[design/flow/config.mk]
export PLATFORM = sky130hd
export DESIGN_NAME = Remoto
export DESIGN_NICKNAME = Remoto
export VERILOG_FILES = /design/flow/design.v
export SDC_FILE = /design/flow/constraint.sdc
export NUM_CORES = 4
export LEC_CHECK = 0
export CAP_MARGIN = 20
export CORE_MARGIN = 2
export CORE_UTILIZATION = 62
export SLEW_MARGIN = 20
[design/flow/constraint.sdc]
create_clock -name core_clock -period 12.7 [get_ports {clk}]
set_input_delay 2.5400 -clock core_clock [delete_from_list [all_inputs] [get_ports {clk}]]
set_output_delay 2.5400 -clock core_clock [all_outputs]
set_load 0.01 [all_outputs]
[design/flow/design.v]
module ula(clock,rst,a,b,r,op,sb,sa,enable,sinA, sinB);
	input [7:0]a;
	input [7:0]b;
	input op;
	input clock;
	input rst;
	output reg [8:0]r;
	output sa, sb;
	input sinA;
	input sinB;
	reg saa;
	reg sbb;
	reg sinal;
	input enable;
	reg [6:0]aa;
	reg [6:0]bb;
	reg [7:0]rr;
	reg [7:0]rr_n;
	reg sinal_n;
	always @(*) begin
		saa = sinA;
		sbb = sinB;
		aa = a[6:0];
		bb = b[6:0];
		rr_n = rr;
		sinal_n = sinal;
		case(op)
			0: begin
				if(saa == 0 && sbb == 0)begin
					rr_n = aa + bb;
					sinal_n = 0;
				end
				if(saa == 1 && sbb == 0)begin
					if(aa > bb)begin
						rr_n = aa - bb;
						sinal_n = saa;
					end
					else begin
						rr_n = bb - aa;
						sinal_n = sbb;
					end
				end
				if(saa == 0 && sbb == 1)begin
					if(aa > bb)begin
						rr_n = aa - bb;
						sinal_n = saa;
					end
					else begin
						rr_n = bb - aa;
						sinal_n = sbb;
					end
				end
				if(saa == 1 && sbb == 1)begin
					rr_n = aa + bb;
					sinal_n = 1;
				end
			end	
			1: begin
			sbb = ~sbb;
			if(saa == 0 && sbb == 0)begin
					rr_n = aa + bb;
					sinal_n = 0;
				end
				if(saa == 1 && sbb == 0)begin
					if(aa > bb)begin
						rr_n = aa - bb;
						sinal_n = saa;
					end
					else begin
						rr_n = bb - aa;
						sinal_n = sbb;
					end
				end
				if(saa == 0 && sbb == 1)begin
					if(aa > bb)begin
						rr_n = aa - bb;
						sinal_n = saa;
					end
					else begin
						rr_n = bb - aa;
						sinal_n = sbb;
					end
				end
				if(saa == 1 && sbb == 1)begin
					rr_n = aa + bb;
					sinal_n = 1;
				end
			end	
		endcase
	end
	always @(posedge clock) begin
		if (rst) begin
			rr <= 0;
			sinal <= 0;
		end
		else begin
			rr <= rr_n;
			sinal <= sinal_n;
		end
	end
	always @(posedge clock) begin
		if (rst) begin
			r <= 0;
		end
		else if (rr==0) begin
			r[8] <= 1;
			r[7:0] <= rr;
		end
		else begin
			r[8] <= ~sinal;
			r[7:0] <= rr;
		end
	end
	assign sa = saa;
	assign sb = sbb;
endmodule
module bcdout(saida,saida1,saida2,in,enable);
	input [8:0] in;
	output reg [6:0]saida;
	output reg [6:0]saida1;
	output reg [6:0]saida2;
	input enable;
	reg sinal;
	reg [7:0]uni;
	reg [7:0]dez;
	reg [7:0]dezz;
	reg [7:0]cen;
	reg [6:0] su, sd, sc;
	reg [7:0] aux;
	always @(*) begin
		sinal = 0;
		aux = 0;
		uni = 0;
		dezz = 0;
		dez = 0;
		cen = 0;
		if (enable) begin
			sinal = in[8];
			aux[7:0] = in[7:0];
			uni = aux%10;
			dezz = aux%100;
			dez = dezz/10;
			cen = aux/100;
			case(uni)
				8'b00000000: 
					saida = 7'b0000001;
	            8'b00000001: 
					saida = 7'b1001111;
	            8'b00000010: 
					saida = 7'b0010010;
	            8'b00000011: 
					saida = 7'b0000110;
	            8'b00000100: 
					saida = 7'b1001100;
	            8'b00000101: 
					saida = 7'b0100100;
	            8'b00000110: 
					saida = 7'b0100000;
	            8'b00000111: 
					saida = 7'b0001111;
	            8'b00001000: 
					saida = 7'b0000000;
	            8'b00001001: 
					saida = 7'b0000100;
				default:
					saida = 7'b1111110;
        endcase
        		case(dez)
				8'b00000000: 
					saida1 = 7'b0000001;
	            8'b00000001: 
					saida1 = 7'b1001111;
	            8'b00000010: 
					saida1 = 7'b0010010;
	            8'b00000011: 
					saida1 = 7'b0000110;
	            8'b00000100: 
					saida1 = 7'b1001100;
	            8'b00000101: 
					saida1 = 7'b0100100;
	            8'b00000110: 
					saida1 = 7'b0100000;
	            8'b00000111: 
					saida1 = 7'b0001111;
	            8'b00001000: 
					saida1 = 7'b0000000;
	            8'b00001001: 
					saida1 = 7'b0000100;
				default:
					saida1 = 7'b1111110;
        endcase
        case(cen)
				8'b00000000: 
					saida2 = 7'b0000001;
	            8'b00000001: 
					saida2 = 7'b1001111;
				8'b00000010: 
					saida2 = 7'b0010010;
				default:
					saida2 = 7'b1111110;
        endcase
		end
		else begin
				saida = 7'b1111111;
				saida1 = 7'b1111111;
				saida2 = 7'b1111111;
			end	
	end
endmodule
module Remoto(clk,rst,entrada,comando,su,sd,suB,sdB,saida_1,saida1_1,saida2_1,soma_result_1,sinal_A,sinal_B);
parameter inicia            = 2'b00;   
parameter inicia_1          = 2'b01;    
parameter leitura           = 2'b10; 
parameter zera_B    = 3'b010;
parameter zera_tudo = 3'b011;
parameter soma      = 3'b100;
parameter sub       = 3'b101;
parameter muda_sinal= 3'b110;
parameter  DESLIGADO = 0;
parameter  ESPERA = 1;
parameter limite_um      =  4095; 
parameter lid_zero      =  3594;  
parameter  RECEBE_A_DEZ = 2;
parameter  RECEBE_A_UNI = 3;
parameter  MUDA_SINAL_A = 4;
parameter  RECEBE_A_DEZ_B = 5;
parameter  RECEBE_A_UNI_B = 6;
parameter  MUDA_SINAL_B = 7;
parameter  ZERA_TUDO = 8;	
parameter lid_um  			=  3281;  
parameter tempo_zero      =  648;
parameter tempo_bit  =  312;
input         clk;      
input         rst;
input         entrada;    
output reg [7:0] comando;
output reg[6:0] su;
output reg[6:0] sd;
output reg[6:0] suB;
output reg[6:0] sdB; 
wire [8:0] soma_result;
output reg [8:0] soma_result_1;
reg [4:0] estado_m;
reg [7:0] vetorA;
reg [7:0] vetorA_aux;
reg [7:0] vetorA_2;
reg [7:0] vetorA_1;
reg [7:0] vetorB;
reg [7:0] vetorB_aux;
reg [7:0] vetorB_1;
reg [7:0] vetorB_2;
reg on;
output reg sinal_A;
output reg sinal_B;
reg    [11:0] contado_inicial;            
reg           contado_inicial_flag;      
reg [26:0]delay;
reg [2:0]op;
wire [6:0] saida;
wire [6:0] saida1;
wire [6:0] saida2;
output [6:0] saida_1;
output [6:0] saida1_1;
output [6:0] saida2_1;
reg    [11:0] contador_inicial;           
reg           contador_inicial_flag;    
reg    [11:0] contagem;           
reg           contagem_flag;     
reg     [5:0] bitcount;              
reg     [1:0] estado;             
reg    [31:0] dados_control;        
reg nova_mensagem;
reg    [8:0] sr;
reg   [26:0] dl;        
assign saida_1 = saida;
assign saida1_1 = saida1;
assign saida2_1 = saida2;
ula G1(.clock(clk),.rst(rst),.a(vetorA),.b(vetorB),.r(soma_result),.op(op), .enable(on), .sinA(sinal_A),.sinB(sinal_B));
bcdout G2(.saida(saida),.saida1(saida1),.saida2(saida2),.in(soma_result_1),.enable(on));
always @(posedge clk )
if (rst)
			 contado_inicial <= 0;
else if ((estado == inicia) && !entrada)
			 contado_inicial <= contado_inicial + 1'b1;
		else                           
			 contado_inicial <= 0;	              		 	
always @(posedge clk)	
if (rst)
			 contador_inicial <= 0;
else if ((estado == inicia_1) && entrada)
			 contador_inicial <= contador_inicial + 1'b1;
		else  
			 contador_inicial <= 0;	            		 	
always @(posedge clk )
if (rst)
			 contagem <= 0;
else if ((estado == leitura) && entrada)
			 contagem <= contagem + 1'b1;
		else
			 contagem <= 1'b0;        
always @(posedge clk)
if (rst)
	     bitcount <= 6'b0;
else if (estado == leitura)
		begin
			if (contagem == tempo_bit)
					bitcount <= bitcount + 1'b1; 
		end   
	  else
	     bitcount <= 6'b0;
always @(posedge clk) 
		if (rst)
			estado <= inicia;
		else
			case (estado)
 			    inicia  : if (contado_inicial > lid_zero)  
			  	              estado <= inicia_1; 
			    inicia_1: if (contador_inicial > lid_um)
			  	              estado <= leitura;
			    leitura : if ((contagem >= limite_um) || (bitcount >= 33))
			  					      estado <= inicia;
	        default  : estado <= inicia; 
			 endcase
always @(posedge clk)
	  if (rst)
			 dados_control <= 0;
	  else if (estado == leitura)
		begin
			 if (contagem >= tempo_zero) 
			    dados_control[bitcount-1'b1] <= 1'b1;  
		end
		else
			 dados_control <= 0;
always @(posedge clk)
	  if (rst) begin
			comando <= 0;
			nova_mensagem <= 1'b0;
	  end
	  else if (bitcount == 32) begin
			 if (dados_control[31:24] == ~dados_control[23:16])
			 begin		
				comando[7:0] <= dados_control[23:16]; 
			 	nova_mensagem <= 1'b1;
			 end
			 else
				  nova_mensagem <= 1'b0 ;
		end
		else begin
			nova_mensagem <= 1'b0 ;
		end
always @(posedge clk) begin
	sr = soma_result_1;
	dl = delay;
	if (rst) begin
		estado_m <= DESLIGADO;
		on <= 0;
		op <= 1;
		vetorA <= 8'b11111111;
		vetorB <= 8'b11111111;
		sinal_A <= 0;
		sinal_B <= 0;
		soma_result_1 <= 0;
		delay <= 0;
	end
	else begin
	if(sr==0)begin
		sr=9'b000000000;
	end
	else if(!on && sr[8]==0) begin
		sr[8]=1'b1;
	end
	case(estado_m)
		DESLIGADO: begin
				if(comando == 8'b00010010 && nova_mensagem)begin
					estado_m <= ESPERA;
					on <= 1;
					vetorA<=0;
					vetorB<=0;
					op<=0;
					if(soma_result==0)begin
						sr=9'b000000000;
					end
				end
			end
		ESPERA:begin
				if(comando == 8'b00010010 && nova_mensagem)begin 
					vetorA<=8'b11111111;
					vetorB<=8'b11111111;
					sr = 9'b100000000;
					estado_m <= DESLIGADO;
					on<=0;
				end
				else if(comando == 8'b00001111)begin  
					estado_m <=  RECEBE_A_DEZ;
					vetorA<=0;
					sinal_A<=0;
					sr = 9'b100000000;
				end
				else if(comando == 8'b00010000)begin  
					estado_m <=  ZERA_TUDO;
					vetorA<=0;
					vetorB<=0;
					sinal_A<=0;
					sinal_B<=0;
					sr = 9'b100000000;
				end
				else if(comando == 8'b00010011)begin 
					estado_m <= RECEBE_A_DEZ_B;
					vetorB<=0;
					sinal_B<=0;
					sr = 9'b100000000;
				end
				else if(comando == 8'b00011010)begin 
					op<=0;
					if(soma_result==0)begin
						sr=9'b000000000;
					end
					else begin
						sr = soma_result;
					end
				end
				else if(comando == 8'b00011110)begin 
					op<=1;
					if(soma_result==0)begin
						sr=9'b000000000;
					end
					else begin
					sr = soma_result;
					end
				end
			end
		ZERA_TUDO:begin
				estado_m <= RECEBE_A_DEZ;
				sr = 9'b100000000;
		end
		RECEBE_A_DEZ_B:begin
				if(comando >= 0 && comando < 10)begin
					vetorB <=comando;
					sinal_B <=0;
					estado_m <= RECEBE_A_UNI_B;
					dl = 0;
				end
			end	
		RECEBE_A_DEZ:begin
				if(comando >= 0 && comando < 10)begin
					vetorA <= comando;
					sinal_A <=0;
					estado_m <= RECEBE_A_UNI;
					dl = 0;
				end
			end	
		RECEBE_A_UNI:begin
			dl = dl + 1'b1;
				if((dl > 78125 && (comando >= 0 && comando < 10)) && nova_mensagem)begin
					vetorA<=vetorA * 10 + comando;
					estado_m <= MUDA_SINAL_A;
					dl = 0;
				end
				else if((dl > 78125 && comando > 9) && nova_mensagem)begin
					estado_m <= MUDA_SINAL_A;
					dl = 0;
				end
			end
		RECEBE_A_UNI_B:begin
			dl = dl + 1'b1;
				if((dl > 78125 && (comando >= 0 && comando < 10)) && nova_mensagem)begin
					vetorB<=vetorB * 10 + comando;
					estado_m <= MUDA_SINAL_B;
					dl = 0;
				end
				else if((dl > 78125 && comando > 9) && nova_mensagem)begin
					estado_m <= MUDA_SINAL_B;
					dl = 0;
				end
			end
		MUDA_SINAL_A:begin
			if(comando == 8'b00001100)begin
				sinal_A<=~sinal_A;
				estado_m <=ESPERA;
			end
			else if(comando > 9 && comando != 8'b00001100)begin
				estado_m <=ESPERA;
			end
		end
		MUDA_SINAL_B:begin
			if(comando == 8'b00001100 )begin
				sinal_B<=~sinal_B;
				estado_m <=ESPERA;
			end
			else if(comando > 9 && comando != 8'b00001100)begin
				estado_m <=ESPERA;
			end
		end
	endcase	
	soma_result_1 <= sr;
	delay <= dl;
	end
end
always @(*) begin
		vetorA_1 = 0;
		vetorA_2 = 0;
		su = 7'b1111111;
		sd = 7'b1111111;
		if(vetorA > 200) begin
			su = 7'b1111111;
			sd = 7'b1111111;
		end
		else begin
			vetorA_1 = vetorA%10;
			vetorA_2 = vetorA/10;
			case(vetorA_1)
				0: 
					su = 7'b0000001;
	            1: 
					su = 7'b1001111;
	            2: 
					su = 7'b0010010;
	            3: 
					su = 7'b0000110;
	            4: 
					su = 7'b1001100;
	            5: 
					su = 7'b0100100;
	            6: 
					su = 7'b0100000;
	            7: 
					su = 7'b0001111;
	            8: 
					su = 7'b0000000;
	            9: 
					su = 7'b0000100;
        endcase
	        case(vetorA_2)
		        	0: 
		        		sd = 7'b0000001;
			        1: 
			        	sd = 7'b1001111;
			        2: 
			        	sd = 7'b0010010;
			        3: 
			        	sd = 7'b0000110;
			        4: 
			        	sd = 7'b1001100;
			        5: 
			        	sd = 7'b0100100;
			        6: 
			        	sd = 7'b0100000;
			        7: 
			        	sd = 7'b0001111;
			        8: 
			        	sd = 7'b0000000;
			        9: 
			        	sd = 7'b0000100;
			endcase
		end	
	end
	always @(*) begin
		vetorB_1 = 0;
		vetorB_2 = 0;
		suB = 7'b1111111;
		sdB = 7'b1111111;
		if(vetorB > 200) begin
			suB = 7'b1111111;
			sdB = 7'b1111111;
		end
		else begin
			vetorB_1 = vetorB%10;
			vetorB_2 = vetorB/10;
			case(vetorB_1)
					0: 
						suB = 7'b0000001;
		            1: 
						suB = 7'b1001111;
		            2: 
						suB = 7'b0010010;
		            3: 
						suB = 7'b0000110;
		            4: 
						suB = 7'b1001100;
		            5: 
						suB = 7'b0100100;
		            6: 
						suB = 7'b0100000;
		            7: 
						suB = 7'b0001111;
		            8: 
						suB = 7'b0000000;
		            9: 
						suB = 7'b0000100;
	        endcase
	        case(vetorB_2)
		        	0: 
		        		sdB = 7'b0000001;
			        1: 
			        	sdB = 7'b1001111;
			        2: 
			        	sdB = 7'b0010010;
			        3: 
			        	sdB = 7'b0000110;
			        4: 
			        	sdB = 7'b1001100;
			        5: 
			        	sdB = 7'b0100100;
			        6: 
			        	sdB = 7'b0100000;
			        7: 
			        	sdB = 7'b0001111;
			        8: 
			        	sdB = 7'b0000000;
			        9: 
			        	sdB = 7'b0000100;
			endcase
		end
	end	
endmodule
[design/flow/run.sh]
#!/bin/bash
# the make line also repeats each setting of config.mk as NAME=value (left out here)
make -C /OpenROAD-flow-scripts/flow DESIGN_CONFIG=/design/flow/config.mk WORK_HOME=/design/flow/orfs CLKGATE_MAP_FILE= finish
==> GITHUB_STEP_SUMMARY, run 1 <==
### Metrics collected by this job

| Metric | Value |
|---|---|
| Synth Area in Simple Gates | 0.228 |
| Clk sinks | roughly 150 |
| Comb power frac | 0.010 |
| Bufs on Longest Clock Path | 2 |
| Critical Path Sink | saida1_1[5] |
| Post-synth ARST share | 0 |
| Register bit total from synthesis | 153 |
| Max-area cell share | 0.226 |
| Top-level port count | 71 |
| Row count | 54 |
| AO/OA Area Share | 0.260 |
| Clock latency on the worst-skew pair | 0.43 ns |
| DIE AREA | 0.0230 sq mm |
| GR peak layer | met2 |
| Worst path slowest cell | dfxtp_1 |
| Cell Type Count | 101 |
| CP max FO | 23 |
| Most numerous cell in the Yosys netlist | nor2_1 |
| Top comb family, area | AND-OR/OR-AND gates |
| Area grow syn2layout | 9.93% |
| Cells after Synth | 1,786 |
| Detailed-route wire length per cell | 15.5 um |
| Setup bufs post-CTS | 0 |
| Sequential area share after synthesis | 0.226 |
| Total number of vias | approximately 13,000 |
| Clk pwr | 0.522 mW |
| M2 GR Usage | 0.465 |
| Post-Syn Area | approximately 0.014 sq mm |
| Heaviest power group | clock |
| Largest stage delay on the critical path | 0.84 ns |
| Synth cell count leaders | nor2_1 (204), nand2_1 (154), dfxtp_1 (153) |
| Final Critical Period | 10.59 ns |
| Fp util | 0.626 |
| Syn Area/Cell | 7.58 sq um |
| Sw Share | 0.217 |
| Beginning of the critical path | soma_result_1[4] |
| Clock skew | 0.0124 ns |
| Setup crit start kind | flip-flop |
| GR Util met3 | 0.0386 |
| Internal reg-to-reg setup slack | around 8.0 ns |
| Hpwl dp | roughly 23,000 um |
| Setup WS post-layout | approximately 2.1 ns |
| Final-layout fill cell count | 1,886 |
| Commonest flop | dfxtp_1 |
| H-tree lvl count | 4 |
| # diodes | 0 |
| Arrival time worst endpoint | just over 8 ns |
| Critical Path Stages | 25 |
| TritonCTS buffer count | 17 |
| Hold endpoint | G1.r[8] |
| Critical path's most frequent cell | ha_1 |
| Vias in the first global route | 11,500 |
| Sw power | 0.219 mW |
| First DRT Iteration DRCs | 689 |
| Flop+latch power | 0.481 mW |
| Fin crit share | 0.834 |
| Setup TNS | 0 ns |
| Reg power frac | 0.475 |
| CP top delay family | AND-OR/OR-AND gates |
| Hold wc startpoint | G1.sinal |
| M1 GR Usage | 0.370 |
| Number of nets with antenna violations after detailed routing | 0 |
| Worst Tran Pin Value | around 1.1 ns |
| Routed WL | 32,300 um |
| Final Hold Vio Count | 0 |
| Synth Warn # | 4 |
| Total track usage | 0.278 |
| Total Nets Final | 1,926 |
| Largest net degree at the start of global routing | 70 |
| Die Y | approximately 150 um |
| Placeable Area | 0.0216 sq mm |
| DP Worst Slack | about 2.6 ns |
| Post-synth EDFFs | 0 |
| Comb power | 0.0104 mW |
| XORs/XNORs by Area | 0.0742 |
| Worst r2r path cells | 16 |
| Unrepaired setup endpoints after global routing | no |
| Mux contribution to synthesized area | 0.0317 |
| Yosys stat cell total | 1,786 |
| YS chip area | 0.0135 sq mm |
| Hold-critical path depth | 1 |
| TritonRoute pass-1 iters | 5 |
| Reg-to-Reg Start | delay[1] |
| DRC violations left | 0 |
| Leakage | 5.90 nW |
| GPL Wtd Cong | 0.888 |
| Post-CTS Hold Fix Bufs | 0 |
| Worst min path class | reg -> reg |
| Peak VDD IR | 0.0000668 V |
| Largest cells by area after synthesis | dfxtp_1 (23%), ha_1 (11%), nor2_1 (5.7%), a21oi_1 (4.6%), o21ai_0 (4.6%) |
| Worst-path clk slew | 0.06 ns |
| GR Overflow Total | 0 |
| Synth Net Count | ~1,900 |
| Fa+ha+maj area frac | 0.129 |
| WHS | 0.439 ns |
| CTS root buffer | clkbuf_16 |
| Die X | between 150 and 200 um |
| Pwr per Cell Area | 68.1 mW/mm^2 |
| Slew HR | 0.283 |
| Reg-to-reg endpoint | delay[11] |
| Cell type with the largest total area | dfxtp_1 |
| Routed vias/inst | 6.14 |
| Initial antenna violation count | 0 |
| Status | finished clean |
| Crit path DRT | 10.16 ns |
| Max-capacitance violation count | 0 |
| Crit. End Element | output pin |
| Gates resized, CTS repair | 0 |
| Pins Over Slew Limit | 0 |
| Overall power | around 1.0 mW |
| CTS tree | yes |
| Internal power component | 0.794 mW |
| Peak Freq | roughly 0.094 GHz |
| Endpoints failing setup | 0 |
| Clk pwr share | 0.515 |
| WP buf/inv | 5 |
| I/O Buffers | 70 |
| Critical path type | reg -> out |
| Tool Warnings | between 80 and 90 |
| Global-route wire length before repair | around 53,000 um |
## metal layers
metal | vias to the layer above | wire length [um]
li1 | 6525 | -
met5 | - | 0
met3 | 51 | 1350
met1 | 5935 | 15300
met2 | 322 | 15100
met4 | 0 | 641
## per-stage QoR
stage	cells	utilization	cell area (sq um)
floorplan	1786	-	13500
finish	2089	0.688	14900
global route	2089	0.688	14900
detailed placement	2057	0.660	14300
global placement	2057	0.660	14300
CTS	2089	0.688	14900
## area by class of cell
class / count / area [sq um] / area share
multi-input combinational: 1469 / 9810 / 0.659
timing repair buffer: 78 / 756 / 0.0508
inverter: 77 / 300 / 0.0202
tap: 280 / 350 / 0.0235
clock buffer: 19 / 433 / 0.0291
clock inverter: 13 / 168 / 0.0113
sequential: 153 / 3060 / 0.206
==> inputs of run 2 (changes only) <==
- CORE_UTILIZATION: 62 -> 40
- SETUP_SLACK_MARGIN: not set -> 0.2
- clock period: 12.7 -> 11.0 ns (I/O delays scaled with it)
==> run 2 against run 1 <==
Net effect: still clean on timing, DRC and antenna; worst hold slack worse by 0.0049 ns; sequential power up 15%; non-clock buffer count unchanged; die size up 53%; critical path depth unchanged; routed wire length up 3.0%; first-iteration DRC count up 39%; sequential cell count unchanged; critical path type unchanged; critical endpoint unchanged; largest power group is now registers; highest routed layer unchanged.
==> GITHUB_STEP_SUMMARY, run 2 <==
### Metrics collected by this job

| Metric | Value |
|---|---|
| Status | finished clean |
| Max-capacitance violation count | 0 (unchanged) |
| Leakage | 5.87 nW (-0.41%) |
| Top-level port count | 71 (unchanged) |
| DIE AREA | 0.0353 sq mm (+53%) |
| Unrepaired setup endpoints after global routing | no |
| Mux contribution to synthesized area | 0.0317 (unchanged) |
| Synth Warn # | 4 (unchanged) |
| Comb power frac | 0.011 (about the same) |
| Largest cells by area after synthesis | dfxtp_1 (23%), ha_1 (11%), nor2_1 (5.7%), a21oi_1 (4.6%), o21ai_0 (4.6%) |
| AO/OA Area Share | 0.260 (unchanged) |
| Internal reg-to-reg setup slack | 6.50 ns (-1.47 ns) |
| Bufs on Longest Clock Path | 2 (unchanged) |
| Cells after Synth | 1,786 (unchanged) |
| Fin crit share | 0.901 (+0.0675) |
| TritonRoute pass-1 iters | 5 (unchanged) |
| Flop+latch power | 0.555 mW (+15%) |
| Synth Net Count | 1,916 (unchanged) |
| Synth cell count leaders | nor2_1 (204), nand2_1 (154), dfxtp_1 (153) |
| CP top delay family | AND-OR/OR-AND gates |
| Area grow syn2layout | 11.2% |
| Pwr per Cell Area | 73.8 mW/mm^2 (+8.3%) |
| Worst min path class | reg -> reg |
| Critical path type | reg -> out |
| CTS root buffer | clkbuf_16 |
| Hold-critical path depth | 1 (unchanged) |
| XORs/XNORs by Area | 0.0742 (unchanged) |
| Final Hold Vio Count | 0 (unchanged) |
| Post-Syn Area | 0.0135 sq mm (unchanged) |
| Crit. End Element | output pin |
| Worst r2r path cells | 16 (unchanged) |
| Register bit total from synthesis | 153 (unchanged) |
| Post-synth ARST share | 0 (unchanged) |
| TritonCTS buffer count | 17 (unchanged) |
| Worst path slowest cell | dfxtp_2 |
| Total number of vias | 12,800 (-0.055%) |
| Total Nets Final | 1,926 (unchanged) |
| Peak VDD IR | 0.0000940 V (+41%) |
| Detailed-route wire length per cell | 14.7 um (-4.7%) |
| First DRT Iteration DRCs | 958 (+39%) |
| I/O Buffers | 70 (unchanged) |
| Commonest flop | dfxtp_1 |
| Sw power | 0.255 mW (+16%) |
| Die X | 188 um (+24%) |
| Routed WL | 33,300 um (+3.0%) |
| Top comb family, area | AND-OR/OR-AND gates |
| Hold wc startpoint | G1.sinal |
| Reg power frac | 0.500 (+0.025) |
| Heaviest power group | registers |
| DP Cell Count | 2,225 (+8.2%) |
| Die Y | 188 um (+24%) |
| Critical Path Sink | saida1_1[5] |
| Synth Area in Simple Gates | 0.228 (unchanged) |
| Worst Tran Pin Value | 0.876 ns (-0.193 ns) |
| Hold endpoint | G1.r[8] |
| YS chip area | 0.0135 sq mm (unchanged) |
| Placeable Area | 0.0334 sq mm (+55%) |
| CTS tree | yes |
| Largest stage delay on the critical path | 0.61 ns (-0.23 ns) |
| Final Critical Period | 9.92 ns |
| Critical path's most frequent cell | ha_1 |
| Routed vias/inst | 5.68 (-7.5%) |
| Global-route wire length before repair | 56,800 um (+6.3%) |
| Arrival time worst endpoint | 7.72 ns (-0.33 ns) |
| Syn Area/Cell | 7.58 sq um (unchanged) |
| Row count | 67 (+24%) |
| Reg-to-reg endpoint | G1.rr[5] |
| Tool Warnings | 85 (-2.3%) |
| Comb power | 0.0123 mW (+20%) |
| Fa+ha+maj area frac | 0.129 (unchanged) |
| Cell Type Count | 101 (unchanged) |
| Most numerous cell in the Yosys netlist | nor2_1 |
| Worst-path clk slew | 0.06 ns (about the same) |
| Fin cells | 2,257 (+8.0%) |
| Vias in the first global route | 11,700 (+1.1%) |
| Largest net degree at the start of global routing | 70 (unchanged) |
| Clk pwr share | 0.489 (-0.026) |
| Post-synth EDFFs | 0 (unchanged) |
| H-tree lvl count | 4 (unchanged) |
| Setup TNS | 0 ns (unchanged) |
| Endpoints failing setup | 0 (unchanged) |
| Reg-to-Reg Start | vetorB[2] |
| WP buf/inv | 5 (unchanged) |
| Clock latency on the worst-skew pair | 0.42 ns (about the same) |
| Peak Freq | 0.101 GHz |
| Hpwl dp | 24,500 um (+6.5%) |
| Slew HR | 0.416 (+0.133) |
| Setup crit start kind | flip-flop |
| Number of nets with antenna violations after detailed routing | 0 (unchanged) |
| GPL Wtd Cong | 0.864 (-2.7%) |
| Clock skew | 0.00893 ns (-0.00350 ns) |
| Internal power component | 0.856 mW (+7.8%) |
| Fp util | 0.405 (-0.221) |
| Yosys stat cell total | 1,786 (unchanged) |
| # diodes | 0 (unchanged) |
| Cell type with the largest total area | dfxtp_1 |
| CP max FO | 23 (unchanged) |
| Pins Over Slew Limit | 0 (unchanged) |
| Sequential area share after synthesis | 0.226 (unchanged) |
| Sw Share | 0.230 (+0.0131) |
| Max-area cell share | 0.226 (unchanged) |
| Clk sinks | 153 (unchanged) |
| Setup bufs post-CTS | 0 (unchanged) |
| Crit path DRT | 8.80 ns (-1.36 ns) |
| DRC violations left | 0 (unchanged) |
| GR Overflow Total | 0 (unchanged) |
| Clk pwr | 0.543 mW (+4.0%) |
| Critical Path Stages | 25 (unchanged) |
| Initial antenna violation count | 0 (unchanged) |
| Total track usage | 0.187 (-0.0914) |
| Beginning of the critical path | soma_result_1[4] |
run 2: metal layers:
metal / vias up / share of wire / global-route usage
li1: 6525 / - / -
met1: 5989 / 0.51 / 0.268
met2: 287 / 0.44 / 0.296
met3: 25 / 0.041 / 0.0292
met4: 0 / 0.010 / 0.0348
met5: - / 0 / 0
run 2: cell type report:
cell class                 count  area (sq um)
clock buffer                  18           439
multi-input combinational   1469          9820
clock inverter                14           115
sequential                   153          3060
tap                          448           561
fill                        3285         18400
inverter                      77           300
timing repair buffer          78           756
run 2: metrics by stage:
step	total power [mW]	instance area [sq um]	setup slack (ns)	utilization	hold WS (ns)
finish	1.11	15100	1.08	0.450	0.434
global route	1.15	15100	0.495	0.450	0.458
CTS	1.12	15000	0.779	0.450	0.434
detailed placement	0.580	14500	1.22	0.433	0.422
global placement	0.580	14500	1.49	0.433	0.420
floorplan	0.576	13500	3.11	-	0.407
run 2: timing repair:
item,CTS,global route
gates resized,0,1
setup endpoints to repair,0,1
hold buffers,0,0
==> inputs of run 3 (changes only) <==
- CORE_UTILIZATION: 40 -> 63
- SETUP_SLACK_MARGIN: 0.2 -> not set
- clock period: 11.0 -> 13.6 ns (I/O delays scaled with it)
==> run 3 against run 2 <==
Net effect: total power fell by 14%; clock skew barely moved; utilization rose by 26 points; first-iteration DRC count fell by 16%; setup slack improved by 1.7 ns; sequential power fell by 19%; non-clock buffer count did not move; die size fell by 36%; register-to-register slack improved by 2.4 ns; critical path type unchanged; highest routed layer unchanged.
==> GITHUB_STEP_SUMMARY, run 3 <==
### Metrics collected by this job

| Metric | Value |
|---|---|
| Cells after Synth | 1,786 (unchanged) |
| Heaviest power group | clock |
| Synth cell count leaders | nor2_1 (204), nand2_1 (154), dfxtp_1 (153) |
| Critical path type | reg -> out |
| Post-CTS Hold Fix Bufs | 0 (unchanged) |
| Beginning of the critical path | soma_result_1[4] |
| Hold endpoint | G1.r[8] |
| Initial antenna violation count | 0 (unchanged) |
| Gates resized, CTS repair | 0 (unchanged) |
| Mux contribution to synthesized area | 0.0317 (unchanged) |
| Worst-path clk slew | 0.07 ns (about the same) |
| Endpoints failing setup | 0 (unchanged) |
| Hpwl dp | 23,200 um (-5.5%) |
| Synth Net Count | 1,916 (unchanged) |
| Peak Freq | just over 0.09 GHz |
| Setup bufs post-CTS | 0 (unchanged) |
| Syn Area/Cell | 7.58 sq um (unchanged) |
| Largest cells by area after synthesis | dfxtp_1 (23%), ha_1 (11%), nor2_1 (5.7%), a21oi_1 (4.6%), o21ai_0 (4.6%) |
| Commonest flop | dfxtp_1 |
| Die X | 151 um (-20%) |
| Critical path's most frequent cell | ha_1 |
| Fin cells | 2,084 (-7.7%) |
| Worst min path class | reg -> reg |
| FF/Latch Area | 0.00306 sq mm (about the same) |
| Setup TNS | 0 ns (unchanged) |
| DRC violations left | 0 (unchanged) |
| Row count | 53 (-21%) |
| Routed WL | 32,300 um (-2.9%) |
| Largest net degree at the start of global routing | 70 (unchanged) |
| Final Critical Period | 10.78 ns |
| Post-synth EDFFs | 0 (unchanged) |
| Worst path slowest cell | dfxtp_1 |
| Leakage | 5.91 nW (+0.68%) |
| Max-area cell share | 0.226 (unchanged) |
| Synth Warn # | 4 (unchanged) |
| Fa+ha+maj area frac | 0.129 (unchanged) |
| GR Overflow Total | 0 (unchanged) |
| Internal power component | 0.733 mW (-14%) |
| Synth Area in Simple Gates | 0.228 (unchanged) |
| Hold-critical path depth | 1 (unchanged) |
| Sequential area share after synthesis | 0.226 (unchanged) |
| Arrival time worst endpoint | 8.06 ns (+0.34 ns) |
| Routed vias/inst | 6.26 (+10%) |
| Cell type with the largest total area | dfxtp_1 |
| CP top delay family | AND-OR/OR-AND gates |
| YS chip area | 0.0135 sq mm (unchanged) |
| Total number of vias | 13,100 (+1.8%) |
| Tool Warnings | 87 (+2.4%) |
| CTS root buffer | clkbuf_16 |
| Clk pwr | 0.502 mW (-7.6%) |
| Final-layout fill cell count | 1,791 (-45%) |
| Clock skew | 0.00941 ns (+0.000482 ns) |
| Max-capacitance violation count | 0 (unchanged) |
| Final Hold Vio Count | 0 (unchanged) |
| AO/OA Area Share | 0.260 (unchanged) |
| Area grow syn2layout | 10.1% |
| CP max FO | 23 (unchanged) |
| GPL Wtd Cong | 0.906 (+4.8%) |
| XORs/XNORs by Area | 0.0742 (unchanged) |
| Total Nets Final | 1,926 (unchanged) |
| Bufs on Longest Clock Path | 2 (unchanged) |
| Post-Syn Area | 0.0135 sq mm (unchanged) |
| Top-level port count | 71 (unchanged) |
| Internal reg-to-reg setup slack | 8.86 ns (+2.36 ns) |
| TritonRoute pass-1 iters | 5 (unchanged) |
| DIE AREA | 0.0227 sq mm (-36%) |
| Largest stage delay on the critical path | 0.81 ns (+0.20 ns) |
| Register bit total from synthesis | 153 (unchanged) |
| Reg-to-reg endpoint | delay[7] |
| Fp util | 0.644 (+0.239) |
| Clock latency on the worst-skew pair | 0.43 ns (about the same) |
| Reg-to-Reg Start | delay[1] |
| DP Worst Slack | 3.42 ns (+2.20 ns) |
| Setup WS post-layout | 2.82 ns (+1.73 ns) |
| Sw Share | 0.237 (+0.00729) |
| Setup crit start kind | flip-flop |
| WHS | 0.439 ns (+0.00405 ns) |
| Pwr per Cell Area | 64.5 mW/mm^2 (-13%) |
| Global-route wire length before repair | 54,100 um (-4.6%) |
| Hold wc startpoint | G1.sinal |
| Comb power | 0.00968 mW |
| Comb power frac | 0.010 (about the same) |
| CTS tree | yes |
| Number of nets with antenna violations after detailed routing | 0 (unchanged) |
| Clk sinks | 153 (unchanged) |
| Sw power | 0.228 mW (-11%) |
| Worst r2r path cells | 16 (unchanged) |
| Crit. End Element | output pin |
| Critical Path Sink | saida1_1[5] |
| Placeable Area | 0.0210 sq mm (-37%) |
| Yosys stat cell total | 1,786 (unchanged) |
| Vias in the first global route | 11,600 (-0.37%) |
| Reg power frac | 0.468 (-0.032) |
| Unrepaired setup endpoints after global routing | no |
| WP buf/inv | 5 (unchanged) |
| I/O Buffers | 70 (unchanged) |
| Top comb family, area | AND-OR/OR-AND gates |
| Flop+latch power | 0.449 mW (-19%) |
| Crit path DRT | 10.88 ns (+2.08 ns) |
| Most numerous cell in the Yosys netlist | nor2_1 |
| Post-synth ARST share | 0 (unchanged) |
| First DRT Iteration DRCs | 805 (-16%) |
| DP Cell Count | 2,052 (-7.8%) |
| Clk pwr share | 0.522 (+0.033) |
| Total track usage | 0.283 (+0.0964) |
| TritonCTS buffer count | 17 (unchanged) |
| H-tree lvl count | 4 (unchanged) |
| Critical Path Stages | 25 (unchanged) |
| # diodes | 0 (unchanged) |
| Slew HR | 0.329 (-0.0877) |
| Peak VDD IR | 0.0000632 V (-33%) |
| Detailed-route wire length per cell | 15.5 um (+5.1%) |
| Cell Type Count | 101 (unchanged) |
| Pins Over Slew Limit | 0 (unchanged) |
| Die Y | 151 um (-20%) |
| Fin crit share | 0.793 (-0.108) |
| Worst Tran Pin Value | 0.994 ns (+0.119 ns) |
| Logic area | 0.00981 sq mm (about the same) |
| Status | finished clean |
[run 3: layout make-up]
class,count,area share
well taps,275,0.0231
multi-input cells,1469,0.659
clock inverters,15,0.0131
inverters,77,0.0202
repair buffers,78,0.0507
flip-flops and latches,153,0.206
clock buffers,17,0.0286
[run 3: per-stage QoR]
| step | instance area (sq um) | power (mW) | utilization |
|---|---|---|---|
| floorplan | 13500 | 0.466 | - |
| global route | 14900 | 0.984 | 0.709 |
| detailed placement | 14300 | 0.469 | 0.679 |
| global placement | 14300 | 0.469 | 0.679 |
| finish | 14900 | 0.960 | 0.709 |
| CTS | 14900 | 0.963 | 0.708 |
[run 3: per-layer routing]
layer / global-route usage / vias up / wire length, um
li1: - / 6532 / -
met1: 0.391 / 6123 / 15300
met2: 0.472 / 366 / 15000
met3: 0.0333 / 34 / 1580
met4: 0.0692 / 0 / 438
met5: 0 / - / 0
==> inputs of run 4 (changes only) <==
- CORE_UTILIZATION: 63 -> 66
- clock period: 13.6 -> 8.94 ns (I/O delays scaled with it)
==> run 4 against run 3 <==
Net effect: still clean; die size fell by 4.4%; setup slack worse by 2.3 ns; combinational power increased by 53%; routed wire length increased by 0.89%; total power is 49% higher; area after synthesis stayed put; critical endpoint is now saida1_1[3]; largest cell class unchanged; highest routed layer unchanged.
==> GITHUB_STEP_SUMMARY, run 4 <==
### Metrics collected by this job

| Metric | Value |
|---|---|
| Status | finished clean |
| Mux contribution to synthesized area | 0.0317 (unchanged) |
| Syn Area/Cell | 7.58 sq um (unchanged) |
| Worst r2r path cells | 16 (unchanged) |
| Top-level port count | 71 (unchanged) |
| I/O Buffers | 70 (unchanged) |
| Crit path DRT | 7.15 ns (-3.73 ns) |
| Peak Freq | 0.118 GHz |
| Fa+ha+maj area frac | 0.129 (unchanged) |
| Reg-to-reg endpoint | delay[11] |
| Reg power frac | 0.476 (+0.008) |
| Arrival time worst endpoint | 6.67 ns (-1.39 ns) |
| GPL Wtd Cong | 0.941 (+3.8%) |
| AO/OA Area Share | 0.260 (unchanged) |
| Pins Over Slew Limit | 0 (unchanged) |
| Final Hold Vio Count | 0 (unchanged) |
| Largest net degree at the start of global routing | 70 (unchanged) |
| Bufs on Longest Clock Path | 2 (unchanged) |
| Worst min path class | reg -> reg |
| Post-synth EDFFs | 0 (unchanged) |
| Initial antenna violation count | 0 (unchanged) |
| CTS tree | yes |
| Tool Warnings | 87 (unchanged) |
| Clk pwr share | 0.513 (-0.009) |
| Synth Area in Simple Gates | 0.228 (unchanged) |
| Worst-path clk slew | 0.06 ns (about the same) |
| Max-area cell share | 0.226 (unchanged) |
| Worst path slowest cell | clkdlybuf4s50_1 |
| Setup TNS | 0 ns (unchanged) |
| Placeable Area | 0.0202 sq mm (-4.1%) |
| H-tree lvl count | 4 (unchanged) |
| Pwr per Cell Area | 96.1 mW/mm^2 (+49%) |
| Cell Type Count | 101 (unchanged) |
| GR Overflow Total | 0 (unchanged) |
| CP max FO | 11 (-52%) |
| Hpwl dp | 23,400 um (+1.0%) |
| Row count | 52 (-1.9%) |
| Most numerous cell in the Yosys netlist | nor2_1 |
| Beginning of the critical path | soma_result_1[4] |
| Unrepaired setup endpoints after global routing | no |
| Max-capacitance violation count | 0 (unchanged) |
| Vias in the first global route | 11,900 (+2.0%) |
| # diodes | 0 (unchanged) |
| Synth Net Count | 1,916 (unchanged) |
| Global-route wire length before repair | 54,600 um (+0.94%) |
| Flop+latch power | 0.683 mW (+52%) |
| Largest stage delay on the critical path | 0.48 ns (-0.33 ns) |
| CP top delay family | AND-OR/OR-AND gates |
| Yosys stat cell total | 1,786 (unchanged) |
| DRC violations left | 0 (unchanged) |
| Post-CTS Hold Fix Bufs | 0 (unchanged) |
| Critical path type | reg -> out |
| Detailed-route wire length per cell | 15.6 um (+0.79%) |
| Die X | 147 um (-2.2%) |
| CP cell instances | inv_1, ha_1, or2_1, a21oi_2, inv_1, ha_1, o31ai_1, nor4_2, nor2_1, ha_1, or3_1, ha_1, o21ai_0, o211ai_1, buf_4, a211o_2, maj3_2, mux2_2, a221o_1, o21ai_2, inv_1, ha_1, a211o_1, clkdlybuf4s50_1 |
| Routed vias/inst | 6.23 (-0.48%) |
| Sw power | 0.322 mW (+42%) |
| Comb power | 0.0148 mW (+53%) |
| Total number of vias | 13,000 (-0.38%) |
| FF/Latch Area | 0.00307 sq mm (about the same) |
| Heaviest power group | clock |
| Final Critical Period | 8.46 ns |
| TritonCTS buffer count | 17 (unchanged) |
| Post-synth ARST share | 0 (unchanged) |
| Critical Path Sink | saida1_1[3] |
| Internal power component | 1.11 mW (+52%) |
| Clk sinks | 153 (unchanged) |
| DIE AREA | 0.0217 sq mm (-4.4%) |
| Reg-to-Reg Start | delay[0] |
| Register bit total from synthesis | 153 (unchanged) |
| XORs/XNORs by Area | 0.0742 (unchanged) |
| Total track usage | 0.293 (+0.00991) |
| Peak VDD IR | 0.000125 V (+98%) |
| Internal reg-to-reg setup slack | 4.19 ns (-4.67 ns) |
| DP Worst Slack | 0.662 ns (-2.76 ns) |
| Worst Tran Pin Value | 1.04 ns (+0.0414 ns) |
| WP buf/inv | 5 (unchanged) |
| DP Cell Count | 2,052 (unchanged) |
| Die Y | 147 um (-2.2%) |
| Synth cell count leaders | nor2_1 (204), nand2_1 (154), dfxtp_1 (153) |
| Endpoints failing setup | 0 (unchanged) |
| Hold wc startpoint | G1.sinal |
| Setup crit start kind | flip-flop |
| Top comb family, area | AND-OR/OR-AND gates |
| Final-layout fill cell count | 1,621 (-9.5%) |
| CTS root buffer | clkbuf_16 |
| Routed WL | 32,600 um (+0.89%) |
| Total Nets Final | 1,933 (+0.36%) |
| YS chip area | 0.0135 sq mm (unchanged) |
| Post-Syn Area | 0.0135 sq mm (unchanged) |
| Setup WS post-layout | 0.485 ns (-2.33 ns) |
| Clk pwr | 0.737 mW (+47%) |
| TritonRoute pass-1 iters | 7 (+2) |
| Critical path's most frequent cell | ha_1 |
| Comb power frac | 0.010 (about the same) |
| Fp util | 0.671 (+0.0272) |
| Largest cells by area after synthesis | dfxtp_1 (23%), ha_1 (11%), nor2_1 (5.7%), a21oi_1 (4.6%), o21ai_0 (4.6%) |
| Hold endpoint | G1.r[8] |
| Finished Core Util | 0.741 (+0.0320) |
| Sequential area share after synthesis | 0.226 (unchanged) |
| Sw Share | 0.224 (-0.0126) |
| First DRT Iteration DRCs | 931 (+16%) |
| Commonest flop | dfxtp_1 |
| Crit. End Element | output pin |
| Cell type with the largest total area | dfxtp_1 |
| Clock skew | 0.0116 ns (+0.00214 ns) |
| Critical Path Stages | 24 (-4.0%) |
| Fin cells | 2,086 (+0.096%) |
| Slew HR | 0.301 (-0.0280) |
| Clock latency on the worst-skew pair | 0.43 ns (about the same) |
| Cells after Synth | 1,786 (unchanged) |
| Synth Warn # | 4 (unchanged) |
| Area grow syn2layout | 10.4% |
| Number of nets with antenna violations after detailed routing | 0 (unchanged) |
| Logic area | 0.00982 sq mm (+0.13%) |
| Hold-critical path depth | 1 (unchanged) |
| Fin crit share | 0.946 (+0.153) |
| Leakage | 5.94 nW (+0.52%) |
[run 4: timing repair]
item                       4_1_cts  5_1_grt
buffers inserted                 0        2
setup endpoints to repair        0       16
hold endpoints to repair         0        0
resized                          0        8
[run 4: area by class of cell]
class,instances,share of cell area
flip-flops and latches,153,0.205
clock buffers,19,0.0297
multi-input cells,1469,0.658
repair buffers,85,0.0543
clock inverters,13,0.0105
well taps,270,0.0226
inverters,77,0.0201
[run 4: through the flow]
stage	instance area (sq um)	hold slack (ns)	power, mW
after floorplan	13500	0.407	0.709
after global placement	14300	0.426	0.713
after detailed placement	14300	0.444	0.713
final	14900	0.458	1.44
after CTS	14900	0.453	1.44
after global routing	14900	0.469	1.47
[run 4: layer usage]
metal,routed length (um),vias up,global-route usage
met4,410,0,0.0784
li1,-,6528,-
met3,1750,37,0.0407
met1,15000,6066,0.391
met5,0,-,0
met2,15500,374,0.498
==> inputs of run 5 (changes only) <==
- ABC_AREA: not set -> 1
- CORE_UTILIZATION: 66 -> 70
- CTS_CLUSTER_DIAMETER: not set -> 233
- CTS_CLUSTER_SIZE: not set -> 15
- clock period: 8.94 -> 6.12 ns (I/O delays scaled with it)
==> run 5 against run 4 <==
Net effect: combinational power increased by 32%; critical endpoint is now saida1_1[2]; total power increased by 39%; worst hold slack got worse by 0.0096 ns; clock-buffer cell count increased by 2; register-to-register slack got worse by 2.4 ns; highest routed layer is now met5; sequential power increased by 46%; area after synthesis increased by 2.0%; global-route usage increased by 5.0 points; the layout now fails its checks (setup timing); final cell count increased by 27%; utilization increased by 16 points; routed wire length increased by 61%.
==> GITHUB_STEP_SUMMARY, run 5 <==
### Metrics collected by this job

| Metric | Value |
|---|---|
| Die X | 144 um (-1.9%) |
| DIE AREA | 0.0209 sq mm (-3.8%) |
| Syn Area/Cell | 6.36 sq um (-16%) |
| Flop+latch power | 0.997 mW (+46%) |
| Row count | 51 (-1.9%) |
| WP buf/inv | 9 (+4) |
| Critical Path Stages | 37 (+54%) |
| CTS root buffer | clkbuf_16 |
| Most numerous cell in the Yosys netlist | nand2_1 |
| Arrival time worst endpoint | 6.48 ns (-0.19 ns) |
| Die Y | 144 um (-1.9%) |
| Register bit total from synthesis | 153 (unchanged) |
| TritonCTS buffer count | 17 (unchanged) |
| Crit. End Element | output pin |
| Critical path type | reg -> out |
| Hold-critical path depth | 1 (unchanged) |
| Status | failed layout checks |
| Worst-path clk slew | 0.06 ns (about the same) |
| Reg-to-reg endpoint | delay[18] |
| I/O Buffers | 70 (unchanged) |
| Leakage | 8.28 nW (+39%) |
| Placed inst area | 0.0150 sq mm (+5.0%) |
| Total Nets Final | 2,507 (+30%) |
| Max-capacitance violation count | 0 (unchanged) |
| Pins Over Slew Limit | 0 (unchanged) |
| Tool Warnings | 90 (+3.4%) |
| Unrepaired setup endpoints after global routing | yes |
| Post-CTS Hold Fix Bufs | 0 (unchanged) |
| Beginning of the critical path | soma_result_1[5] |
| Synth Net Count | 2,299 (+20%) |
| Top comb family, area | simple AND/OR/NAND/NOR gates |
| Clock skew | 0.0139 ns (+0.00236 ns) |
| Mux contribution to synthesized area | 0.00154 (-0.0302) |
| Fp util | 0.711 (+0.0404) |
| CTS tree | yes |
| Routed WL | 52,300 um (+61%) |
| GR Overflow Total | 0 (unchanged) |
| Setup crit start kind | flip-flop |
| Vias in the first global route | 13,600 (+15%) |
| Largest stage delay on the critical path | 0.45 ns (-0.03 ns) |
| Comb power | 0.0195 mW (+32%) |
| Final Critical Period | 7.70 ns |
| Clock latency on the worst-skew pair | 0.44 ns (about the same) |
| Finished Core Util | 0.901 (+0.160) |
| AO/OA Area Share | 0.152 (-0.109) |
| Bufs on Longest Clock Path | 2 (unchanged) |
| Hold wc startpoint | contagem[0] |
| Initial antenna violation count | 4 (+4) |
| Reg-to-Reg Start | delay[0] |
| Placeable Area | 0.0194 sq mm (-3.8%) |
| Clk sinks | 153 (unchanged) |
| Largest cells by area after synthesis | dfxtp_1 (22%), nand2_1 (14%), ha_1 (11%), inv_1 (8.1%), nor2_1 (6.3%) |
| Worst r2r path cells | 17 (+1) |
| Routed vias/inst | 6.51 (+4.4%) |
| Sw Share | 0.231 (+0.00674) |
| Largest net degree at the start of global routing | 82 (+17%) |
| Fin crit share | 1.26 (+0.312) |
| Setup TNS | -19.99 ns (-19.99 ns) |
| Cell Type Count | 68 (-33%) |
| Worst path slowest cell | dfxtp_2 |
| Heaviest power group | registers |
| Synth Warn # | 4 (unchanged) |
| XORs/XNORs by Area | 0.0404 (-0.0338) |
| Worst min path class | reg -> reg |
| Hpwl dp | 25,700 um (+9.9%) |
| Yosys stat cell total | 2,169 (+21%) |
| Hold endpoint | contagem[0] |
| Synth Area in Simple Gates | 0.359 (+0.130) |
| Comb power frac | 0.010 (about the same) |
| CP max FO | 8 (-3) |
| Clk pwr share | 0.491 (-0.022) |
| DP Cell Count | 2,516 (+23%) |
| Detailed-route wire length per cell | 19.7 um (+26%) |
| Post-synth ARST share | 0 (unchanged) |
| Slew HR | 0.342 (+0.0413) |
| Global-route wire length before repair | 59,500 um (+8.9%) |
| Cell type with the largest total area | dfxtp_1 |
| Peak Freq | between 0.1 and 0.15 GHz |
| CP top delay family | simple AND/OR/NAND/NOR gates |
| Synth cell count leaders | nand2_1 (505), inv_1 (296), nor2_1 (232) |
| Worst Tran Pin Value | 0.980 ns (-0.0560 ns) |
| Final Hold Vio Count | 0 (unchanged) |
| Endpoints failing setup | 29 (+29) |
| Clk pwr | 0.979 mW (+33%) |
| Fa+ha+maj area frac | 0.119 (-0.0102) |
| Internal power component | 1.53 mW (+38%) |
| Sw power | 0.461 mW (+43%) |
| Internal reg-to-reg setup slack | 1.80 ns (-2.39 ns) |
| Setup WS post-layout | -1.58 ns (-2.06 ns) |
| Commonest flop | dfxtp_1 |
| Peak VDD IR | 0.000175 V (+39%) |
| Number of nets with antenna violations after detailed routing | 0 (unchanged) |
| Total track usage | 0.343 (+0.0498) |
| Post-synth EDFFs | 0 (unchanged) |
| Critical Path Sink | saida1_1[2] |
| DRC violations left | 0 (unchanged) |
| Cells after Synth | 2,169 (+21%) |
| Post-Syn Area | 0.0138 sq mm (+2.0%) |
| TritonRoute pass-1 iters | 16 (+9) |
| Fin cells | 2,659 (+27%) |
| First DRT Iteration DRCs | 2,780 (+200%) |
| Overall power | 2.00 mW (+39%) |
| Pwr per Cell Area | 114 mW/mm^2 (+19%) |
| H-tree lvl count | 4 (unchanged) |
| Total number of vias | 17,300 (+33%) |
| Max-area cell share | 0.222 (-0.00437) |
| Area grow syn2layout | 26.6% |
| Crit path DRT | 4.90 ns (-2.25 ns) |
| Reg power frac | 0.500 (+0.024) |
| Top-level port count | 71 (unchanged) |
| YS chip area | 0.0138 sq mm (+2.0%) |
| Final instance area | 0.0175 sq mm (+17%) |
| SO Viols | setup timing |
| GPL Wtd Cong | 0.962 (+2.3%) |
| Sequential area share after synthesis | 0.222 (-0.00437) |
==> run 5: final cells by class <==
cell class / instances / area (sq um)
Fill cell: 869 / 1930
Timing Repair Buffer: 224 / 1850
Inverter: 343 / 1330
Antenna cell: 4 / 10.0
Clock buffer: 21 / 450
Multi-Input combinational cell: 1638 / 10300
Tap cell: 265 / 332
Clock inverter: 11 / 91.3
Sequential cell: 153 / 3080
==> run 5: through the flow <==
stage	hold slack [ns]	worst slack, ns
6_report	0.449	-1.58
3_3_place_gp	0.429	0.0270
5_1_grt	0.469	-1.65
4_1_cts	0.453	-0.000967
3_5_place_dp	0.439	-0.224
2_1_floorplan	0.417	0.135
==> run 5: timing repair <==
action | 4_1_cts | 5_1_grt
setup buffers | 43 | 66
pin swaps | 52 | 113
cloned | 0 | 1
gates resized | 155 | 238
setup endpoints to repair | 40 | 42
==> run 5: routing by layer <==
metal | GRT usage | vias up | share of wire
met5 | 0 | - | 0.0042
met4 | 0.115 | 8 | 0.085
met3 | 0.0503 | 579 | 0.13
met2 | 0.612 | 1488 | 0.44
met1 | 0.422 | 7756 | 0.34
li1 | - | 7479 | -
==> inputs of run 6 (changes only) <==
- ABC_AREA: 1 -> 0
- CELL_PAD_IN_SITES_GLOBAL_PLACEMENT: not set -> 3
- CORE_MARGIN: 2 -> 3
- CORE_UTILIZATION: 70 -> 71
- CTS_CLUSTER_DIAMETER: 233 -> 346
- CTS_CLUSTER_SIZE: 15 -> 59
- GPL_ROUTABILITY_DRIVEN: not set -> 1
- MAX_ROUTING_LAYER: not set -> met4
- PLACE_DENSITY_LB_ADDON: not set -> 0.04
- SETUP_SLACK_MARGIN: not set -> 2.83
- clock period: 6.12 -> 10.4 ns (I/O delays scaled with it)
==> run 6 against run 5 <==
Net effect: area after synthesis shrank 1.9%; die size shrank 0.48%; the run now fails in global placement without I/O; synthesized cell count shrank 18%.
==> GITHUB_STEP_SUMMARY, run 6 <==
### Metrics collected by this job

| Metric | Value |
|---|---|
| Status | stopped before the end |
| Exit stage | global placement without I/O |
| Log Error | [ERROR FLW-0024] Place density exceeds 1.0 (current PLACE_DENSITY_LB_ADDON =  0.04). Please check if the value of  PLACE_DENSITY_LB_ADDON is between 0 and 0.99. |
| Post-synth ARST share | 0 (unchanged) |
| Synth cell count leaders | nor2_1 (204), nand2_1 (154), dfxtp_1 (153) |
| Placeable Area | 0.0183 sq mm (-5.5%) |
| Synth Area in Simple Gates | 0.228 (-0.130) |
| Post-Syn Area | 0.0135 sq mm (-1.9%) |
| Fp util | 0.738 (+0.0269) |
| AO/OA Area Share | 0.260 (+0.109) |
| Post-synth EDFFs | 0 (unchanged) |
| Most numerous cell in the Yosys netlist | nor2_1 |
| Die Y | 144 um (-0.24%) |
| DIE AREA | 0.0208 sq mm (-0.48%) |
| Top comb family, area | AND-OR/OR-AND gates |
| YS chip area | 0.0135 sq mm (-1.9%) |
| Row count | 49 (-3.9%) |
| Cell Type Count | 101 (+49%) |
| Max-area cell share | 0.226 (+0.00437) |
| Largest cells by area after synthesis | dfxtp_1 (23%), ha_1 (11%), nor2_1 (5.7%), a21oi_1 (4.6%), o21ai_0 (4.6%) |
| Synth Warn # | 4 (unchanged) |
| Commonest flop | dfxtp_1 |
| XORs/XNORs by Area | 0.0742 (+0.0338) |
| Die X | 144 um (-0.24%) |
| Cells after Synth | 1,786 (-18%) |
| Cell type with the largest total area | dfxtp_1 |
| Yosys stat cell total | 1,786 (-18%) |
| Register bit total from synthesis | 153 (unchanged) |
| Sequential area share after synthesis | 0.226 (+0.00437) |
| Syn Area/Cell | 7.58 sq um (+19%) |
| Fa+ha+maj area frac | 0.129 (+0.0102) |
| Synth Net Count | 1,916 (-17%) |
| Mux contribution to synthesized area | 0.0317 (+0.0302) |
==> inputs of run 7 (changes only) <==
- ABC_AREA: 0 -> 1
- CORE_ASPECT_RATIO: not set -> 0.6
- GPL_ROUTABILITY_DRIVEN: 1 -> 0
- GPL_TIMING_DRIVEN: not set -> 0
- MAX_ROUTING_LAYER: met4 -> met5
- MIN_ROUTING_LAYER: not set -> met1
- PLACE_DENSITY: not set -> 0.89
- PLACE_DENSITY_LB_ADDON: 0.04 -> not set
- SETUP_SLACK_MARGIN: 2.83 -> 0.15
- clock period: 10.4 -> 8.32 ns (I/O delays scaled with it)
==> run 7 against run 6 <==
Net effect: the run again fails in global placement without I/O; area after synthesis grew 2.0%; synthesized cell count grew 21%; die size grew 2.2%.
==> GITHUB_STEP_SUMMARY, run 7 <==
### Metrics collected by this job

| Metric | Value |
|---|---|
| Fp util | 0.744 (+0.00595) |
| DIE AREA | 0.0212 sq mm (+2.2%) |
| Synth Area in Simple Gates | 0.359 (+0.130) |
| Largest cells by area after synthesis | dfxtp_1 (22%), nand2_1 (14%), ha_1 (11%), inv_1 (8.1%), nor2_1 (6.3%) |
| Status | stopped before the end |
| Die Y | 114 um (-21%) |
| Commonest flop | dfxtp_1 |
| Synth cell count leaders | nand2_1 (505), inv_1 (296), nor2_1 (232) |
| Sequential area share after synthesis | 0.222 (-0.00437) |
| Yosys stat cell total | 2,169 (+21%) |
| Row count | 38 (-22%) |
| Fa+ha+maj area frac | 0.119 (-0.0102) |
| Post-synth ARST share | 0 (unchanged) |
| Mux contribution to synthesized area | 0.00154 (-0.0302) |
| Post-Syn Area | 0.0138 sq mm (+2.0%) |
| Cell type with the largest total area | dfxtp_1 |
| Log Error | [ERROR GPL-0301] Utilization 182.238 % exceeds 100%. |
| Exit stage | global placement without I/O |
| XORs/XNORs by Area | 0.0404 (-0.0338) |
| Syn Area/Cell | 6.36 sq um (-16%) |
| Cell Type Count | 68 (-33%) |
| AO/OA Area Share | 0.152 (-0.109) |
| Cells after Synth | 2,169 (+21%) |
| Max-area cell share | 0.222 (-0.00437) |
| Post-synth EDFFs | 0 (unchanged) |
| Die X | 186 um (+29%) |
| Register bit total from synthesis | 153 (unchanged) |
| Placeable Area | 0.0185 sq mm (+1.2%) |
| Top comb family, area | simple AND/OR/NAND/NOR gates |
| Synth Warn # | 4 (unchanged) |
| Synth Net Count | 2,299 (+20%) |
| YS chip area | 0.0138 sq mm (+2.0%) |
| Most numerous cell in the Yosys netlist | nand2_1 |
==> inputs of run 8 (changes only) <==
- CELL_PAD_IN_SITES_GLOBAL_PLACEMENT: 3 -> not set
- CORE_ASPECT_RATIO: 0.6 -> not set
- CORE_MARGIN: 3 -> 9
- CORE_UTILIZATION: 71 -> 59
- CTS_CLUSTER_DIAMETER: 346 -> not set
- CTS_CLUSTER_SIZE: 59 -> not set
- GPL_ROUTABILITY_DRIVEN: 0 -> 1
- GPL_TIMING_DRIVEN: 0 -> not set
- MIN_ROUTING_LAYER: met1 -> not set
- PLACE_DENSITY: 0.89 -> not set
- PLACE_DENSITY_LB_ADDON: not set -> 0.19
- SETUP_SLACK_MARGIN: 0.15 -> not set
- clock period: 8.32 -> 15.1 ns (I/O delays scaled with it)
==> run 8 against run 7 <==
Net effect: synthesized cell count unchanged; die size is 38% higher; area after synthesis stayed put; now clean on timing, DRC and antenna.
==> GITHUB_STEP_SUMMARY, run 8 <==
### Metrics collected by this job

| Metric | Value |
|---|---|
| Fin crit share | 0.611 |
| Commonest flop | dfxtp_1 |
| GR Overflow Total | 0 |
| Final instance area | 0.0153 sq mm |
| Area grow syn2layout | 11.1% |
| Internal reg-to-reg setup slack | 10.92 ns |
| Die Y | 171 um (+50%) |
| Register bit total from synthesis | 153 (unchanged) |
| Worst min path class | reg -> reg |
| Setup crit start kind | flip-flop |
| Cell Type Count | 68 (unchanged) |
| Worst-path clk slew | 0.06 ns |
| Global-route wire length before repair | 56,500 um |
| Gates resized, CTS repair | 0 |
| Fa+ha+maj area frac | 0.119 (unchanged) |
| Setup bufs post-CTS | 0 |
| Post-synth EDFFs | 0 (unchanged) |
| Worst r2r path cells | 18 |
| Tool Warnings | about 85 |
| Synth Warn # | 4 (unchanged) |
| Vias in the first global route | 12,700 |
| Leakage | 7.24 nW |
| AO/OA Area Share | 0.152 (unchanged) |
| Reg power frac | 0.481 |
| Placeable Area | 0.0228 sq mm (+23%) |
| Synth Net Count | 2,299 (unchanged) |
| Routed WL | 33,000 um |
| Clock latency on the worst-skew pair | 0.43 ns |
| Pins Over Slew Limit | 0 |
| Synth Area in Simple Gates | 0.359 (unchanged) |
| Beginning of the critical path | soma_result_1[5] |
| Largest stage delay on the critical path | just under 0.5 ns |
| Top comb family, area | simple AND/OR/NAND/NOR gates |
| Number of nets with antenna violations after detailed routing | 0 |
| Cells after Synth | 2,169 (unchanged) |
| Critical Path Stages | 39 |
| Setup TNS | 0 ns |
| I/O Buffers | 70 |
| CP max FO | 10 |
| CP top delay family | simple AND/OR/NAND/NOR gates |
| Mux contribution to synthesized area | 0.00154 (unchanged) |
| Crit. End Element | output pin |
| CTS root buffer | clkbuf_16 |
| Critical path's most frequent cell | nand2_1 |
| Die X | 171 um (-8.1%) |
| Sequential area share after synthesis | 0.222 (unchanged) |
| Worst path slowest cell | dfxtp_1 |
| Sw Share | 0.216 |
| Top-level port count | between 70 and 80 |
| Clock skew | approximately 0.0063 ns |
| Critical path type | reg -> out |
| Total number of vias | around 14,000 |
| First DRT Iteration DRCs | 1,037 |
| Routed vias/inst | between 5 and 6 |
| H-tree lvl count | 4 |
| Heaviest power group | clock |
| XORs/XNORs by Area | 0.0404 (unchanged) |
| Clk pwr share | 0.510 |
| Reg-to-Reg Start | delay[0] |
| Largest cells by area after synthesis | dfxtp_1 (22%), nand2_1 (14%), ha_1 (11%), inv_1 (8.1%), nor2_1 (6.3%) |
| Worst Tran Pin Value | around 1 ns |
| Pwr per Cell Area | 54.9 mW/mm^2 |
| Cell type with the largest total area | dfxtp_1 |
| Arrival time worst endpoint | 6.20 ns |
| DRC violations left | 0 |
| Status | finished clean |
| Endpoints failing setup | 0 |
| Row count | 55 (+45%) |
| Syn Area/Cell | 6.36 sq um (unchanged) |
| WHS | 0.449 ns |
| Hpwl dp | approximately 26,000 um |
| Sw power | 0.182 mW |
| Final Hold Vio Count | 0 |
| Synth cell count leaders | nand2_1 (505), inv_1 (296), nor2_1 (232) |
| Finished Core Util | 0.671 |
| Unrepaired setup endpoints after global routing | no |
| Final Critical Period | 9.22 ns |
| TritonCTS buffer count | 17 |
| WP buf/inv | 7 |
| Internal power component | 0.660 mW |
| Total track usage | 0.227 |
| Clk pwr | 0.429 mW |
| Post-CTS Hold Fix Bufs | 0 |
| Yosys stat cell total | 2,169 (unchanged) |
| Largest net degree at the start of global routing | just over 80 |
| Most numerous cell in the Yosys netlist | nand2_1 |
| CTS tree | yes |
| Hold wc startpoint | contagem[0] |
| Comb power frac | 0.009 |
| Max-area cell share | 0.222 (unchanged) |
| Initial antenna violation count | 0 |
| GPL Wtd Cong | about 0.9 |
| Comb power | a little under 0.008 mW |
| Bufs on Longest Clock Path | 2 |
| Hold endpoint | contagem[0] |
| Critical Path Sink | saida1_1[2] |
| Peak VDD IR | 0.0000777 V |
| TritonRoute pass-1 iters | 5 |
| Clk sinks | 153 |
| Post-Syn Area | 0.0138 sq mm (unchanged) |
| Fp util | 0.604 (-0.140) |
| Reg-to-reg endpoint | delay[19] |
| Max-capacitance violation count | 0 |
| # diodes | 0 |
| Post-synth ARST share | 0 (unchanged) |
| Flop+latch power | 0.404 mW |
| Detailed-route wire length per cell | 12.9 um |
| Slew HR | 0.321 |
| Placed inst area | between 0.01 and 0.015 sq mm |
| Crit path DRT | 12.08 ns |
| DIE AREA | 0.0292 sq mm (+38%) |
| Peak Freq | 0.108 GHz |
| Hold-critical path depth | 1 |
| Total Nets Final | 2,354 |
| YS chip area | 0.0138 sq mm (unchanged) |
run 8: metrics by stage:
step | power, mW | instances | setup WS, ns
finish | 0.842 | 2550 | 5.88
detailed placement | 0.421 | 2518 | 6.35
CTS | 0.846 | 2550 | 5.87
global route | 0.863 | 2550 | 5.28
global placement | 0.421 | 2518 | 6.62
floorplan | 0.419 | 2169 | 7.32
run 8: routing by layer:
layer,vias to the layer above,global-route usage,share of wire
li1,7177,-,-
met1,6228,0.283,0.46
met3,54,0.0313,0.053
met2,326,0.393,0.46
met4,0,0.0750,0.021
met5,-,0,0
run 8: layout make-up:
cell class,instances,area [sq um]
inverters,343,1300
fillers,2083,7520
flip-flops and latches,153,3060
clock inverters,12,141
multi-input cells,1637,9270
repair buffers,72,711
clock buffers,20,457
well taps,313,392
Power is estimated from default activity; no workload was simulated.
